==> run a: inputs <==
==> flow/design.v <==
module detect_module 
(
    CLK, RSTn,
	 RX_Pin_In,
	 H2L_Sig
);
    input CLK;
	 input RSTn;
	 input RX_Pin_In;
	 output H2L_Sig;
	 reg H2L_F1;
	 reg H2L_F2;
	 always @ ( posedge CLK or negedge RSTn )
	     if( !RSTn )
		      begin
				    H2L_F1 <= 1'b1;
					 H2L_F2 <= 1'b1;
				end
		  else
		      begin
				    H2L_F1 <= RX_Pin_In;
					 H2L_F2 <= H2L_F1;
				end
	assign H2L_Sig = H2L_F2 & !H2L_F1;
endmodule
module rx_bps_module
(
    CLK, RSTn,
	 Count_Sig, 
	 BPS_CLK
);
    input CLK;
	 input RSTn;
	 input Count_Sig;
	 output BPS_CLK;
	 reg [12:0]Count_BPS;
	 always @ ( posedge CLK or negedge RSTn )
	    if( !RSTn )
		     Count_BPS <= 13'd0;
		 else if( Count_BPS == 13'd5207 )
		     Count_BPS <= 13'd0;
		 else if( Count_Sig )
		     Count_BPS <= Count_BPS + 1'b1;
		 else
		     Count_BPS <= 13'd0;
    assign BPS_CLK = ( Count_BPS == 12'd2604 ) ? 1'b1 : 1'b0;
endmodule
module rx_control_module
(
    CLK, RSTn,
	 H2L_Sig, RX_Pin_In, BPS_CLK, RX_En_Sig,
    Count_Sig, RX_Data, RX_Done_Sig
);
    input CLK;
	 input RSTn;
	 input H2L_Sig;
	 input RX_En_Sig;
	 input RX_Pin_In;
	 input BPS_CLK;
	 output Count_Sig;
	 output [7:0]RX_Data;
	 output RX_Done_Sig;
	 reg [3:0]i;
	 reg [7:0]rData;
	 reg isCount;
	 reg isDone;
	 always @ ( posedge CLK or negedge RSTn )
	     if( !RSTn )
		      begin 
		          i <= 4'd0;
					 rData <= 8'd0;
					 isCount <= 1'b0;
					 isDone <= 1'b0;	 
				end
		  else if( RX_En_Sig )
		      case ( i )
			       4'd0 :
					 if( H2L_Sig ) begin i <= i + 1'b1; isCount <= 1'b1; end
					 4'd1 : 
					 if( BPS_CLK ) begin i <= i + 1'b1; end
					 4'd2, 4'd3, 4'd4, 4'd5, 4'd6, 4'd7, 4'd8, 4'd9 :
					 if( BPS_CLK ) begin i <= i + 1'b1; rData[ i - 2 ] <= RX_Pin_In; end
					 4'd10 :
					 if( BPS_CLK ) begin i <= i + 1'b1; end
					 4'd11 :
					 if( BPS_CLK ) begin i <= i + 1'b1; end
					 4'd12 :
					 begin i <= i + 1'b1; isDone <= 1'b1; isCount <= 1'b0; end
					 4'd13 :
					 begin i <= 4'd0; isDone <= 1'b0; end
				endcase
	 assign Count_Sig = isCount;
	 assign RX_Data = rData;
	 assign RX_Done_Sig = isDone;
endmodule
module rx_module
(
    CLK, RSTn,
    RX_Pin_In, RX_En_Sig,
	 RX_Done_Sig, RX_Data
);
    input CLK;
	 input RSTn;
	 input RX_Pin_In;
	 input RX_En_Sig;
	 output [7:0]RX_Data;
	 output RX_Done_Sig;
	 wire H2L_Sig;
	 detect_module U1
	 (
	     .CLK( CLK ),
		  .RSTn( RSTn ),
		  .RX_Pin_In( RX_Pin_In ),     
		  .H2L_Sig( H2L_Sig )          
	 );
	 wire BPS_CLK;
	 rx_bps_module U2
	 (
	     .CLK( CLK ),
		  .RSTn( RSTn ),
		  .Count_Sig( Count_Sig ),    
		  .BPS_CLK( BPS_CLK )         
	 );
	 wire Count_Sig;
	 rx_control_module U3
	 (
	     .CLK( CLK ),
		  .RSTn( RSTn ),
		  .H2L_Sig( H2L_Sig ),       
		  .RX_En_Sig( RX_En_Sig ),   
		  .RX_Pin_In( RX_Pin_In ),   
		  .BPS_CLK( BPS_CLK ),       
		  .Count_Sig( Count_Sig ),     
		  .RX_Data( RX_Data ),         
		  .RX_Done_Sig( RX_Done_Sig )  
	 );
endmodule
module control_module
(
    CLK, RSTn,
	RX_Done_Sig,
	RX_Data,
	RX_En_Sig,
	RX_Data_Out,
	RX_Valid_Out
);
    input CLK;
	input RSTn;
	input RX_Done_Sig;
	input [7:0]RX_Data;
	output RX_En_Sig;
	output [7:0]RX_Data_Out;
	output RX_Valid_Out;
	reg [7:0]rData_0;
	reg isEn;
	reg isValid;
    always @ ( posedge CLK or negedge RSTn )
	    if( !RSTn )
		    begin rData_0 <= 8'd0; isEn <= 1'b0; isValid <= 1'b0; end
		else if( RX_Done_Sig )     
		    begin rData_0 <= RX_Data; isEn <= 1'b0; isValid <= 1'b1; end
		else begin isEn <= 1'b1; isValid <= 1'b0; end
	assign RX_Data_Out  = rData_0 ;
	assign RX_En_Sig = isEn;
	assign RX_Valid_Out = isValid;
endmodule
module rx_module_demo
(
    CLK, RSTn,
	RX_Pin_In,
	RX_Data_Out,
	RX_Valid_Out
);
    input CLK;
	input RSTn;
	input RX_Pin_In;
    output [7:0]RX_Data_Out;
    output RX_Valid_Out;
	wire RX_Done_Sig;
	wire [7:0]RX_Data;
	rx_module U1
	(
	    .CLK( CLK ),
		.RSTn( RSTn ),
		.RX_Pin_In( RX_Pin_In ),    
		.RX_En_Sig( RX_En_Sig ),    
		.RX_Done_Sig( RX_Done_Sig ),   
		.RX_Data( RX_Data )            
	);
	wire RX_En_Sig;
	wire [7:0]Output_Data;
	wire Output_Valid;
	control_module U2
	(
	    .CLK( CLK ),
	    .RSTn( RSTn ),
		.RX_Done_Sig( RX_Done_Sig ),   
		.RX_Data( RX_Data ),           
		.RX_En_Sig( RX_En_Sig ),       
		.RX_Data_Out( Output_Data ),   
		.RX_Valid_Out( Output_Valid )  
	);
	 assign RX_Data_Out = Output_Data;
	 assign RX_Valid_Out = Output_Valid;
endmodule
module data_pro
(
	input clk,
	input rstn,
	input [7:0] data_in,
	input data_valid,
	output [15:0] delay_set_a, 
	output [15:0] delay_set_b,
	output [15:0] delay_set_c, 
	output [15:0] delay_set_d,
	output [15:0] duty_cycle,
	output [15:0] sub_clk_feq,
	output [15:0] sub_clk_scl
);
	reg [7:0] funct;
	reg [15:0] data;
	reg [1:0] state;
	reg update;
	reg [15:0] delay_set_a_reg;
	reg [15:0] delay_set_b_reg;
	reg [15:0] delay_set_c_reg;
	reg [15:0] delay_set_d_reg;
	reg [15:0] duty_cycle_reg;
	reg [15:0] sub_clk_feq_reg;
	reg [15:0] sub_clk_scl_reg;
	always @(posedge clk or negedge rstn) begin		 
		if (!rstn) begin
			funct <= 8'd0;
			data <= 15'd0;
			state <= 2'd0;
			update <= 1'b0;
		end
		else if (data_valid) begin
			case (state)							 
				2'd0: begin					 
					funct <= data_in;
					state <= state + 1;
					update <= 1'b0;
				end
				2'd1: begin					 
					data[15:8] <= data_in;
					state <= state +1;
					update <= 1'b0;
				end
				2'd2: begin 					 
					data[7:0] <= data_in;
					state <= 2'd0;
					update <= 1'b1;
				end
				default: begin
					funct <= 8'd0;
					data[15:0] <= 15'd0;
					state <= 2'd0;
					update <= 1'b0;
				end
			endcase
		end
		else begin
			update <= 1'b0;
		end
	end
	always @(posedge clk or negedge rstn) begin		 
		if (!rstn) begin
			delay_set_a_reg <= 15'd0;				 
			delay_set_b_reg <= 15'd10;
			delay_set_c_reg <= 15'd20;
			delay_set_d_reg <= 15'd30;
			duty_cycle_reg <= 15'd5;
			sub_clk_scl_reg <= 15'd1000;
			sub_clk_feq_reg <= 15'd10;
		end
		else if (update) begin
			case (funct)
				8'd65: delay_set_a_reg <= data;
				8'd66: delay_set_b_reg <= data;
				8'd67: delay_set_c_reg <= data;
				8'd68: delay_set_d_reg <= data;
				8'd69: duty_cycle_reg <= data;
				8'd70: if (data != 16'd0) sub_clk_feq_reg <= data;	 
				8'd83: if (data != 16'd0) sub_clk_scl_reg <= data;
				8'd0: ;
				default: ;
			endcase
		end
	end
	assign delay_set_a = delay_set_a_reg;
	assign delay_set_b = delay_set_b_reg;
	assign delay_set_c = delay_set_c_reg;
	assign delay_set_d = delay_set_d_reg;
	assign duty_cycle = duty_cycle_reg;
	assign sub_clk_feq = sub_clk_feq_reg;
	assign sub_clk_scl = sub_clk_scl_reg;
endmodule
module ch_output_module
(
	input clk,
	input rstn,
	input [15:0] sub_clk_feq,
	input [15:0] sub_clk_scl,
	input [15:0] duty_cycle,
	input [15:0] delay_set,
	output ch_output
);
	reg ch_output_reg;
	reg [15:0] sub_clk_count;
	reg [15:0] subsub_clk_count;
	reg [15:0] subsub_count;
	wire [15:0] sub_clk_sum;
	wire [15:0] subsub_clk_sum;
	assign sub_clk_sum = 50000000 / sub_clk_feq;
	assign subsub_clk_sum = 50000000 / sub_clk_scl;
	always @(posedge clk or negedge rstn) begin 
		if (!rstn) begin
			ch_output_reg <= 0;
			sub_clk_count <= 0;
			subsub_clk_count <=0;
			subsub_count <= 0;
		end else if (sub_clk_count >= sub_clk_sum) begin
			sub_clk_count <= 0;
			subsub_clk_count <= 0;
			subsub_count <=0;
			if (delay_set == 0) begin 
				ch_output_reg <= 1;
			end else begin
				ch_output_reg <= 0;
			end
		end else if (subsub_clk_count >= subsub_clk_sum) begin
			subsub_clk_count <= 0;
			subsub_count <= subsub_count + 1;
			if ( (subsub_count < delay_set - 1) & (delay_set != 0) ) begin
				ch_output_reg <= 0;
			end else if (subsub_count < (delay_set + duty_cycle - 1) ) begin 
				ch_output_reg <= 1;
			end else if (subsub_count >= (delay_set + duty_cycle - 1) ) begin 
				ch_output_reg <= 0;
			end
		end else begin
			sub_clk_count <= sub_clk_count + 1;
			subsub_clk_count <= subsub_clk_count + 1;
		end
	end
	assign ch_output = ch_output_reg;
endmodule
module abcd_output
(
	input clk,						 
	input rstn,
	input rx_pin_in,
	output ch_a_output, ch_b_output, ch_c_output, ch_d_output
);
	wire [7:0] rx_data_out;			 
	wire rx_valid;					 
	wire [15:0] delay_set_a;		 
	wire [15:0] delay_set_b;
	wire [15:0] delay_set_c;
	wire [15:0] delay_set_d;		
	wire [15:0] duty_cycle;			 
	wire [15:0] sub_clk_feq;
	wire [15:0] sub_clk_scl;
	rx_module_demo u1				 
	(
		.CLK(clk),
		.RSTn(rstn),
		.RX_Pin_In(rx_pin_in),		 
		.RX_Data_Out(rx_data_out),	 
		.RX_Valid_Out(rx_valid)
	);
	data_pro u2						 
	(
		.clk(clk),
		.rstn(rstn),
		.data_in(rx_data_out),		 
		.data_valid(rx_valid),
		.delay_set_a(delay_set_a),	 
		.delay_set_b(delay_set_b),
		.delay_set_c(delay_set_c),
		.delay_set_d(delay_set_d),
		.duty_cycle(duty_cycle),	 
		.sub_clk_feq(sub_clk_feq),	 
		.sub_clk_scl(sub_clk_scl)	 
	);
	ch_output_module u_a
	(
		.clk(clk),
		.sub_clk_feq(sub_clk_feq),
		.sub_clk_scl(sub_clk_scl),
		.rstn(rstn),
		.delay_set(delay_set_a),
		.duty_cycle(duty_cycle),
		.ch_output(ch_a_output)
	);
	ch_output_module u_b
	(
		.clk(clk),
		.sub_clk_feq(sub_clk_feq),
		.sub_clk_scl(sub_clk_scl),
		.rstn(rstn),
		.delay_set(delay_set_b),
		.duty_cycle(duty_cycle),
		.ch_output(ch_b_output)
	);
	ch_output_module u_c
	(
		.clk(clk),
		.sub_clk_feq(sub_clk_feq),
		.sub_clk_scl(sub_clk_scl),
		.rstn(rstn),
		.delay_set(delay_set_c),
		.duty_cycle(duty_cycle),
		.ch_output(ch_c_output)
	);
	ch_output_module u_d
	(
		.clk(clk),
		.sub_clk_feq(sub_clk_feq),
		.sub_clk_scl(sub_clk_scl),
		.rstn(rstn),
		.delay_set(delay_set_d),
		.duty_cycle(duty_cycle),
		.ch_output(ch_d_output)
	);
endmodule
==> flow/run.sh <==
#!/bin/bash
# the make line also repeats each setting of config.mk as NAME=value (left out here)
make -C /OpenROAD-flow-scripts/flow DESIGN_CONFIG=/design/flow/config.mk WORK_HOME=/design/flow/orfs CLKGATE_MAP_FILE= finish
==> flow/config.mk <==
export PLATFORM = sky130hd
export DESIGN_NAME = abcd_output
export DESIGN_NICKNAME = abcd_output
export VERILOG_FILES = /design/flow/design.v
export SDC_FILE = /design/flow/constraint.sdc
export NUM_CORES = 4
export LEC_CHECK = 0
export ABC_AREA = 1
export CAP_MARGIN = 15
export CORE_ASPECT_RATIO = 0.71
export CORE_MARGIN = 2
export CORE_UTILIZATION = 70
export CTS_CLUSTER_DIAMETER = 216
export MAX_ROUTING_LAYER = met4
export SETUP_SLACK_MARGIN = -2.0
export SLEW_MARGIN = 25
==> flow/constraint.sdc <==
create_clock -name core_clock -period 58.0 [get_ports {clk}]
set_input_delay 11.6000 -clock core_clock [delete_from_list [all_inputs] [get_ports {clk}]]
set_output_delay 11.6000 -clock core_clock [all_outputs]
set_load 0.01 [all_outputs]
==> run b: changes against run a <==
Settings changed: CAP_MARGIN 15 to 5, CORE_ASPECT_RATIO 0.71 to not set, CORE_UTILIZATION 70 to 72, CTS_CLUSTER_DIAMETER 216 to not set, CTS_CLUSTER_SIZE set to 99, MAX_ROUTING_LAYER met4 to not set, SETUP_SLACK_MARGIN -2.0 to not set, SLEW_MARGIN 25 to 20.
==> flow/constraint.sdc (replaced) <==
create_clock -name core_clock -period 57.6 [get_ports {clk}]
set_input_delay 11.5200 -clock core_clock [delete_from_list [all_inputs] [get_ports {clk}]]
set_output_delay 11.5200 -clock core_clock [all_outputs]
set_load 0.01 [all_outputs]
==> run c: changes against run a <==
Settings changed: ABC_AREA 1 to not set, CAP_MARGIN 15 to 10, CELL_PAD_IN_SITES_DETAIL_PLACEMENT set to 2, CELL_PAD_IN_SITES_GLOBAL_PLACEMENT set to 2, CORE_ASPECT_RATIO 0.71 to 1.12, CORE_MARGIN 2 to 10, CORE_UTILIZATION 70 to 42, CTS_CLUSTER_DIAMETER 216 to 321, HOLD_SLACK_MARGIN set to 0.27, MIN_ROUTING_LAYER set to met2, SETUP_SLACK_MARGIN -2.0 to 5.0, SLEW_MARGIN 25 to 5, TNS_END_PERCENT set to 5.
==> flow/constraint.sdc (replaced) <==
create_clock -name core_clock -period 118.0 [get_ports {clk}]
set_input_delay 23.6000 -clock core_clock [delete_from_list [all_inputs] [get_ports {clk}]]
set_output_delay 23.6000 -clock core_clock [all_outputs]
set_load 0.01 [all_outputs]
==> run d: changes against run a <==
Settings changed: CAP_MARGIN 15 to 20, CORE_ASPECT_RATIO 0.71 to not set, CORE_UTILIZATION 70 to 68, CTS_CLUSTER_DIAMETER 216 to not set, MAX_ROUTING_LAYER met4 to not set, SETUP_SLACK_MARGIN -2.0 to -1.13, SLEW_MARGIN 25 to 20.
==> flow/constraint.sdc (replaced) <==
create_clock -name core_clock -period 68.1 [get_ports {clk}]
set_input_delay 13.6200 -clock core_clock [delete_from_list [all_inputs] [get_ports {clk}]]
set_output_delay 13.6200 -clock core_clock [all_outputs]
set_load 0.01 [all_outputs]
==> comparison table <==
                                                                                 run c                              run d                              run a                     run b
Post-synthesis instance total                                                     9973                              11785                              11785                     11785
Post-Synth Simple-Gate Area                                                      24.2%                              32.2%                              32.2%                     32.2%
Vias after detailed routing                                                          -                              80485                              86093                         -
Max-cap violations                                                                   -                                  0                                  0                         -
Outcome                                                                 did not finish   no timing/DRC/antenna violations           finished with violations            did not finish
Failing step                                                  global routing (5_1_grt)                                  -                                  -  global routing (5_1_grt)
Reasons for failing layout checks                                                    -                                  -                       setup timing                         -
Launch point of the critical path                                                    -  u2.sub_clk_feq_reg[1]$_DFFE_PN1P_  u2.sub_clk_feq_reg[1]$_DFFE_PN1P_                         -
Most frequently used cell type in the post-synthesis netlist                      ha_1                            nand2_1                            nand2_1                   nand2_1
Maximum clock rate                                                                   -                           15.5 MHz                           17.0 MHz                         -
Clock buffer count from CTS                                                         46                                 42                                 42                        43
HPWL after DPL                                                               247000 um                          172000 um                          185000 um                 180000 um
Required time reported for the critical path endpoint                                -                           68.57 ns                           58.49 ns                         -
Num sequential                                                                       -                                374                                374                         -
Die Footprint                                                              0.194 sq mm                        0.115 sq mm                        0.112 sq mm               0.109 sq mm
Area fraction in mux cells                                                       4.91%                            0.0820%                            0.0820%                   0.0820%
Highest metal layer with signal wires                                                -                               met5                               met4                         -
